Setup of rev 12:
Design eth_rx, start of the top module:
module eth_rx (
    input wire i_clk,
    input wire i_reset,
    input wire [31:0] i_xver_rx_data,
    output logic [31:0] m00_axis_tdata,
    output logic [3:0] m00_axis_tkeep,
    output logic m00_axis_tvalid,
    output logic m00_axis_tlast,
    output logic m00_axis_tuser
);
    wire [31:0] rx_gearbox_data_out, rx_descrambled_data;
    wire [1:0] rx_header;
    wire rx_data_valid, rx_header_valid;
    wire rx_gearbox_slip;
    wire [31:0] rx_decoded_data;
    wire [3:0] rx_decoded_ctl;
    rx_gearbox #(.REGISTER_OUTPUT(1))
    u_rx_gearbox (
        .i_clk(i_clk),
        .i_reset(i_reset),
        .i_data(i_xver_rx_data),
        .i_slip(rx_gearbox_slip),
        .o_data(rx_gearbox_data_out),
        .o_header(rx_header),
        .o_data_valid(rx_data_valid),
        .o_header_valid(rx_header_valid)
    );
    lock_state u_lock_state(
        .i_clk(i_clk),
        .i_reset(i_reset),
        .i_header(rx_header),
        .i_valid(rx_header_valid),
        .o_slip(rx_gearbox_slip)
    );
    scrambler #(
        .DESCRAMBLE(1)
    ) u_descrambler(
        .i_clk(i_clk),
        .i_reset(i_reset),
        .i_init_done(!i_reset),
        .i_pause(!rx_data_valid),
        .i_data(rx_gearbox_data_out),
        .o_data(rx_descrambled_data)
    );
    decoder u_decoder(
        .i_reset(i_reset),
        .i_rxc(i_clk),
        .i_rxd(rx_descrambled_data),
        .i_rx_header(rx_header),
        .i_rx_data_valid(rx_data_valid),
        .i_rx_header_valid(rx_header_valid),
        .o_rxd(rx_decoded_data),
        .o_rxctl(rx_decoded_ctl)
    );
    wire [3:0] early_term_loc;
    generate for (genvar gi = 0; gi < 4; gi++) begin: l_early_term_loc
        assign early_term_loc[gi] = rx_data_valid && rx_decoded_data[gi*8 +: 8] == RS_TERM && rx_decoded_ctl[gi];
    end endgenerate
    logic [31:0] xgmii_rx_data;
    logic [3:0] xgmii_rx_ctl;
    logic phy_rx_valid;
    logic [3:0] term_loc;
    always_ff @(posedge i_clk)
  ...
For scale: about 4800 cells after synthesis, ~430 flip-flops, ~73 I/O pins, roughly 0.037 sq mm of cells after synthesis.
make LEC_CHECK=0 CAP_MARGIN=20 CORE_MARGIN=2 CORE_UTILIZATION=68 CTS_CLUSTER_DIAMETER=29 SETUP_SLACK_MARGIN=1.32 SLEW_MARGIN=20 finish   # period 5.97 ns
run.sh (not shown) runs the stock make flow with config.mk's settings and CLKGATE_MAP_FILE=.
Rev 12: it failed with a tool error in global routing, so there are no final results.
Modified inputs, rev 13 compared to rev 12
Settings: changing CORE_UTILIZATION from 68 to 29; removing SETUP_SLACK_MARGIN (formerly 1.32); removing CTS_CLUSTER_DIAMETER (formerly 29); changing the clock period (ns, I/O delays scaled along) from 5.97 to 9.5.
Findings:
FAIL rev 12 @ global routing: tool exited with error
Rev 13 | stages: all done | timing, DRC, antenna: all pass
Re count of cells resized by post-cts repair: rev 12 was higher than rev 13.
Rev 13 vs. rev 12: half-perimeter wire length of the detailed placement result picked up an extra 4.2%, die outline area rose by 130%, placeable core region higher.


job 8996:
Starting RTL as in the previous note.
clock: 6.5 ns
lec_check: 0
abc_area: 1
cap_margin: 35
cell_pad_in_sites_detail_placement: 1
cell_pad_in_sites_global_placement: 2
core_aspect_ratio: 0.81
core_margin: 2
core_utilization: 29
cts_cluster_diameter: 215
gpl_timing_driven: 1
max_routing_layer: met4
slew_margin: 20
Job 8996 finished all stages; the layout is clean.
Modified inputs, job 1232 compared to job 8996
- CORE_ASPECT_RATIO: 0.81 -> unset
- MAX_ROUTING_LAYER: met4 -> unset
- ABC_AREA: 1 -> unset
- CELL_PAD_IN_SITES_GLOBAL_PLACEMENT: 2 -> unset
- CORE_UTILIZATION: 29 -> 40
- GPL_TIMING_DRIVEN: 1 -> unset
- CTS_CLUSTER_DIAMETER: 215 -> unset
- CAP_MARGIN: 35 -> 20
- CELL_PAD_IN_SITES_DETAIL_PLACEMENT: 1 -> unset
- the clock period (ns, I/O delays scaled along): 6.5 -> 6.16
[summary]
- Looking at synthesis-to-finish area growth across job 8996 and job 1232, the one that comes out lower is job 1232.
- Slowest library cell on the worst path: sky130_fd_sc_hd__or4_1 -> job 1232, sky130_fd_sc_hd__buf_4 -> job 8996
- Compared with job 8996, job 1232 shows total non-filler cell area in the finished layout higher by about 1.1%.
- Per the comparison of job 1232 with job 8996, power went down about 7%, detailed-placement wirelength estimate went down 32%.
Here is what was changed in the inputs of job 4014 compared with job 1232.
- CORE_UTILIZATION now 33, was 40
- the clock period (ns, I/O delays scaled along) now 8.65, was 6.16
==> results <==
Going from job 1232 to job 4014, power shrinks by 29%. Compared job 4014 vs job 1232, and average vias per placed instance is down in job 4014. Basic-gate share of the synthesized area counting and, or, nand and nor cells: job 1232 vs job 4014 identical. Job 4014 vs job 1232, footprint of the multi-input gates went down by about 0.46%. Job 1232 → job 4014: sequential cell area share shows an increase of 0.28 points; data required time at the worst endpoint shows an increase of 2490 ps.
[inputs] job 2117 vs job 4014
- swapping 33 for 61 in CORE_UTILIZATION
- putting SETUP_SLACK_MARGIN at 1.32 where nothing was set
- swapping 8.65 for 4.79 in the clock period (ns, I/O delays scaled along)
- In job 2117 relative to job 4014, wire length had gone up by more than 10%.
- Clock-pin transition on the worst setup and hold timing paths, job 2117 and job 4014, lower one = job 2117.
- Job 2117 against job 4014: count of placed standard cells including taps decreased about 4%, power attributed to combinational cells climbed 110%, proportion of power drawn by the clock network saw a decrease, die footprint now sits lower.
- Re number of combinational gates with multiple inputs: no difference whatsoever between job 2117 and job 4014.
- Measured against each other, job 2117 and job 4014 differ in number of well taps, the lower figure coming from job 2117.
- Completing all stages was not enough for job 2117: its layout failed the final checks because of setup timing.
Setup changes, job 2117 to job 2411
- setting CTS_CLUSTER_SIZE to 20 for the first time
- changing SETUP_SLACK_MARGIN from 1.32 to -0.31
- changing CORE_UTILIZATION from 61 to 68
- changing the clock period (ns, I/O delays scaled along) from 4.79 to 5.05
What the final checks of job 2411 revealed, after a flow that finished every stage, was a layout that fails on setup timing. The final report for job 2117 shows a completed flow and a layout that fails verification, specifically setup timing. Total non-filler cell area in the finished layout sits lower in job 2411 than in job 2117. Going from job 2117 to job 2411, final critical-path share of the clock period shrinks by 5.1 points. Comparing job 2411 and job 2117, the higher headroom to the max-slew limit is on job 2117. Compared with job 2117, in job 2411 part of the power in combinational logic went down by 1.7 points, area growth from synthesis to final layout went down by 9.0 points, areal power density over the cells went down by 3.5 nW/um^2. Taking job 2117 as the reference, in job 2411 antenna diode count has decreased, total power after layout has decreased, filler-free cell count of the finished design has decreased, count of placed standard cells including taps has decreased. Status: cell count of the worst hold path parity (job 2117, job 2411).
Power figures rest on the tool's default switching activity, not on a simulated workload.
